==> inputs of maple <==
Design dmc_top, start of the top module:
module dmc_top (
    input         clk_i,
    input         rst_n_i,
    input         start_i,
    input         read_i,
    input         write_i,
    input  [31:0] address_i,
    input  [31:0] data_i,
    output [31:0] data_o,
    output        ready_o,
    output        mem_read_o,
    output        mem_write_o,
    output [31:0] mem_address_o,
    output [31:0] mem_data_o,
    input  [31:0] mem_data_i
);
localparam BLOCK_SIZE = 32;
localparam NUM_OF_BLOCKS_PER_LINE = 4;
localparam NUM_OF_CACHE_LINES = 4;
localparam ADDRESS_SIZE = 32;
localparam LINE_SIZE = NUM_OF_BLOCKS_PER_LINE * BLOCK_SIZE;
wire hit, read_flush, read_fetch, write_flush, write_fetch;
wire cache_read, cache_write, cache_read_line, cache_write_line;
wire [BLOCK_SIZE - 1: 0]   data_from_cache, data_to_cache;
wire [ADDRESS_SIZE - 1: 0] address_from_cache, address_to_cache;
wire [LINE_SIZE - 1: 0]    line_from_cache, line_to_cache;
DMC_Controller #(.BLOCK_SIZE(BLOCK_SIZE), .NUM_OF_BLOCKS_PER_LINE(NUM_OF_BLOCKS_PER_LINE),
                 .NUM_OF_CACHE_LINES(NUM_OF_CACHE_LINES), .ADDRESS_SIZE(ADDRESS_SIZE)) controller (
    .clk_i(clk_i),
    .rst_n_i(rst_n_i),
    .write_i(write_i),
    .read_i(read_i),
    .hit_i(hit),
    .start_from_CPU_i(start_i),
    .read_flush_i(read_flush),
    .read_fetch_i(read_fetch),
    .write_flush_i(write_flush),
    .write_fetch_i(write_fetch),
    .address_from_CPU_i(address_i),
    .address_from_cache_i(address_from_cache),
    .data_from_CPU_i(data_i),
    .data_from_cache_i(data_from_cache),
    .data_from_memory_i(mem_data_i),
  ...
Settings: LEC_CHECK=0, CAP_MARGIN=20, CELL_PAD_IN_SITES_GLOBAL_PLACEMENT=0, CORE_ASPECT_RATIO=1.87, CORE_MARGIN=2, CORE_UTILIZATION=47, PLACE_DENSITY_LB_ADDON=0.3, SETUP_SLACK_MARGIN=0.15, SLEW_MARGIN=20; clock period 2.39 ns.
run.sh (not shown) runs the stock make flow with config.mk's settings and CLKGATE_MAP_FILE=.
==> inputs of willow, as changes to maple <==
ABC_AREA = 0   (was not set)
CELL_PAD_IN_SITES_DETAIL_PLACEMENT = 2   (was not set)
CELL_PAD_IN_SITES_GLOBAL_PLACEMENT = 2   (was 0)
CORE_ASPECT_RATIO = 0.56   (was 1.87)
CORE_MARGIN = 4   (was 2)
CORE_UTILIZATION = 40   (was 47)
CTS_CLUSTER_DIAMETER = 268   (was not set)
GPL_TIMING_DRIVEN = 0   (was not set)
MAX_ROUTING_LAYER = met5   (was not set)
MIN_ROUTING_LAYER = met2   (was not set)
PLACE_DENSITY_LB_ADDON = not set   (was 0.3)
SETUP_SLACK_MARGIN = 1.54   (was 0.15)
SLEW_MARGIN = 25   (was 20)
TNS_END_PERCENT = 90   (was not set)
==> flow/constraint.sdc (replaced) <==
create_clock -name core_clock -period 5.3 [get_ports {clk_i}]
set_input_delay 1.0600 -clock core_clock [delete_from_list [all_inputs] [get_ports {clk_i}]]
set_output_delay 1.0600 -clock core_clock [all_outputs]
set_load 0.01 [all_outputs]
==> inputs of quartz, as changes to maple <==
ABC_AREA = 0   (was not set)
CAP_MARGIN = 15   (was 20)
CELL_PAD_IN_SITES_DETAIL_PLACEMENT = 1   (was not set)
CORE_ASPECT_RATIO = 0.7   (was 1.87)
CORE_UTILIZATION = 57   (was 47)
CTS_CLUSTER_DIAMETER = 75   (was not set)
CTS_CLUSTER_SIZE = 11   (was not set)
GPL_ROUTABILITY_DRIVEN = 0   (was not set)
HOLD_SLACK_MARGIN = 0.18   (was not set)
MIN_ROUTING_LAYER = met2   (was not set)
PLACE_DENSITY_LB_ADDON = not set   (was 0.3)
SETUP_SLACK_MARGIN = -0.5   (was 0.15)
SLEW_MARGIN = 10   (was 20)
TNS_END_PERCENT = 40   (was not set)
==> flow/constraint.sdc (replaced) <==
create_clock -name core_clock -period 5.76 [get_ports {clk_i}]
set_input_delay 1.1520 -clock core_clock [delete_from_list [all_inputs] [get_ports {clk_i}]]
set_output_delay 1.1520 -clock core_clock [all_outputs]
set_load 0.01 [all_outputs]
==> impl_metrics.tcl <==
# place-and-route summary
set metrics [dict create \
    status "finished with violations" \
    violations "negative setup slack" \
    finalSetupViolations 821 \
    fin_ws_ps -795 \
    die_h_um 481 \
    hold_path.class "primary input to register" \
    stdcell_count 5031 \
]
The numbers above come from maple.

==> impl_metrics.tcl <==
# place-and-route summary
set metrics [dict create \
    fin_ws_ps 1010 \
    status "finished clean" \
    finalSetupViolations 0 \
    hold_path.class "register to register" \
    grt_pass1_wl_um 229000 \
    die_h_um 269 \
    wl_per_cell_um 34.3 \
    stdcell_count 4661 \
]
The numbers above come from quartz.

==> impl_metrics.tcl <==
# place-and-route summary
set metrics [dict create \
    status "finished clean" \
    edf_count 1365 \
    grt_usage_pct 44.1 \
    post-route-util_pct 50.8 \
    finalSetupViolations 0 \
    stdcell_count 5571 \
    fp_util_pct 40.4 \
]
The numbers above come from willow.


========
==> try-onyx <==
dmc_top again, from the RTL that the note above started with.
// dmc_top
module dmc_top (
    input         clk_i,
    input         rst_n_i,
    input         start_i,
    input         read_i,
    input         write_i,
    input  [31:0] address_i,
    input  [31:0] data_i,
    output [31:0] data_o,
    output        ready_o,
    output        mem_read_o,
    output        mem_write_o,
    output [31:0] mem_address_o,
    output [31:0] mem_data_o,
    input  [31:0] mem_data_i
);
export LEC_CHECK = 0
export CAP_MARGIN = 20
export CORE_MARGIN = 2
export CORE_UTILIZATION = 72
export CTS_CLUSTER_SIZE = 29
export HOLD_SLACK_MARGIN = 0.28
export PLACE_DENSITY_LB_ADDON = 0.0
export SETUP_SLACK_MARGIN = -0.27
export SLEW_MARGIN = 20
create_clock -name core_clock -period 2.86 [get_ports {clk_i}]
==> try-fjord (differences from try-onyx) <==
- CAP_MARGIN: 20 -> 10
- CORE_ASPECT_RATIO: unset -> 0.81
- CORE_UTILIZATION: 72 -> 54
- CTS_CLUSTER_DIAMETER: unset -> 325
- CTS_CLUSTER_SIZE: 29 -> 20
- HOLD_SLACK_MARGIN: 0.28 -> 0.05
- MIN_ROUTING_LAYER: unset -> met1
- PLACE_DENSITY_LB_ADDON: 0.0 -> 0.02
- SETUP_SLACK_MARGIN: -0.27 -> 0.31
- SLEW_MARGIN: 20 -> 10
- TNS_END_PERCENT: unset -> 40
==> flow/constraint.sdc (replaced) <==
create_clock -name core_clock -period 6.81 [get_ports {clk_i}]
set_input_delay 1.3620 -clock core_clock [delete_from_list [all_inputs] [get_ports {clk_i}]]
set_output_delay 1.3620 -clock core_clock [all_outputs]
set_load 0.01 [all_outputs]
==> comparison table <==
metric	try-fjord	try-onyx
Die Span Y	297 um	286 um
Min Clock Period, post-route	4840 ps	3450 ps
Cell area reported after detailed placement	61200 um^2	62500 um^2
Post-route core utilization	0.607	0.865
Rows	107	103
Total length of routed wires	143 mm	169 mm
Result of the run	no timing/DRC/antenna violations	finished with violations
Reasons for failing layout checks	-	setup timing
VDD IR max	0.000180 V	0.000621 V
Sink of the worst hold path	cache.line_i_reg[10]	cache.line_i_reg[32]
Data buffer area share	0.0399	0.0755
Clock-pin slew on the worst setup and hold paths	90 ps	70 ps
Net switching component of the power	3260 uW	9590 uW
Crit. path cell count	7	12
Count of inserted tapcells	1417	1050
Number of endpoints failing setup at the final stage	0	570

========
==> raven <==
dmc_top again, from the RTL that the note above started with.
==> flow/config.mk <==
export PLATFORM = sky130hd
export DESIGN_NAME = dmc_top
export DESIGN_NICKNAME = dmc_top
export VERILOG_FILES = /design/flow/design.v
export SDC_FILE = /design/flow/constraint.sdc
export NUM_CORES = 4
export LEC_CHECK = 0
export ABC_AREA = 1
export CAP_MARGIN = 20
export CELL_PAD_IN_SITES_DETAIL_PLACEMENT = 2
export CORE_ASPECT_RATIO = 0.85
export CORE_MARGIN = 4
export CORE_UTILIZATION = 40
export CTS_CLUSTER_DIAMETER = 140
export GPL_TIMING_DRIVEN = 0
export MAX_ROUTING_LAYER = met4
export MIN_ROUTING_LAYER = met2
export SLEW_MARGIN = 25
==> flow/constraint.sdc <==
create_clock -name core_clock -period 5.3 [get_ports {clk_i}]
set_input_delay 1.0600 -clock core_clock [delete_from_list [all_inputs] [get_ports {clk_i}]]
set_output_delay 1.0600 -clock core_clock [all_outputs]
set_load 0.01 [all_outputs]
==> nickel: changes against raven <==
- ABC_AREA: 1 -> default
- CELL_PAD_IN_SITES_DETAIL_PLACEMENT: 2 -> default
- CORE_ASPECT_RATIO: 0.85 -> default
- CORE_MARGIN: 4 -> 2
- CORE_UTILIZATION: 40 -> 72
- CTS_CLUSTER_DIAMETER: 140 -> default
- CTS_CLUSTER_SIZE: default -> 41
- GPL_TIMING_DRIVEN: 0 -> default
- MAX_ROUTING_LAYER: met4 -> default
- MIN_ROUTING_LAYER: met2 -> default
- SETUP_SLACK_MARGIN: default -> 0.33
- SLEW_MARGIN: 25 -> 20
==> flow/constraint.sdc (replaced) <==
create_clock -name core_clock -period 2.33 [get_ports {clk_i}]
set_input_delay 0.4660 -clock core_clock [delete_from_list [all_inputs] [get_ports {clk_i}]]
set_output_delay 0.4660 -clock core_clock [all_outputs]
set_load 0.01 [all_outputs]
==> impl_report.txt <==
PHYSICAL IMPLEMENTATION REPORT
----------------------------------------------------
[Outcome]
  Result of the run ........................ did not finish
  Failing step ........................ global routing (5_1_grt)
  First error ........................ [ERROR GRT-0116] Global routing finished with congestion. Check the congestion regions in the DRC Viewer.

[Logic synthesis]
  Cell count after synthesis ........................ 4,257
  Post-synthesis share of cell area spent on and-or and or-and gates ........................ 7.036%
  Synthesis area per yosys ........................ 58,100 um^2
  Mean instance size in the synthesized netlist ........................ 13.65 um^2
  Netlist Area Pre-Place ........................ 58,100 um^2
  Synth top area share ........................ 70.55%
  Proportion of synthesized area in mux cells ........................ 0.1206%

[Global route]
  Routing usage on met2 ........................ 67.60%
  Busiest layer in global routing ........................ met3

[Placement]
  Total half-perimeter wirelength after legalization and detailed placement ........................ 209,000 um

[Die]
  Die Ht ........................ 359.4 um

----------------------------------------------------
# the run above: raven

==> impl_report.txt <==
FLOW METRICS REPORT
----------------------------------------------------
[Outcome]
  Result of the run ........................ finished with violations
  Failed layout checks .......................... setup timing

[Min path]
  Number of stages on the worst hold path ........................ 1

[Logic synthesis]
  Cell count after synthesis ........................ 2,870
  Netlist Area Pre-Place ........................ 57,200 um^2
  Proportion of synthesized area in mux cells ........................ 10.69%
  Synth top area share ........................ 71.66%
  Synthesis area per yosys ........................ 57,200 um^2
  Mean instance size in the synthesized netlist ........................ 19.93 um^2

[Clocking]
  Clock tree from TritonCTS ........................ done

[Global route]
  Busiest layer in global routing ........................ met2

[Timing]
  Count of endpoints failing setup in the final report ........................ 1,002
  Worst setup margin ........................ -0.9854 ns

[Final layout]
  Count of non-CTS inverters in the layout ........................ 16

[Placement]
  Total half-perimeter wirelength after legalization and detailed placement ........................ 92,090 um

[Die]
  Die Ht ........................ 285.9 um

----------------------------------------------------
# the run above: nickel

Power figures rest on the tool's default switching activity, not on a simulated workload.
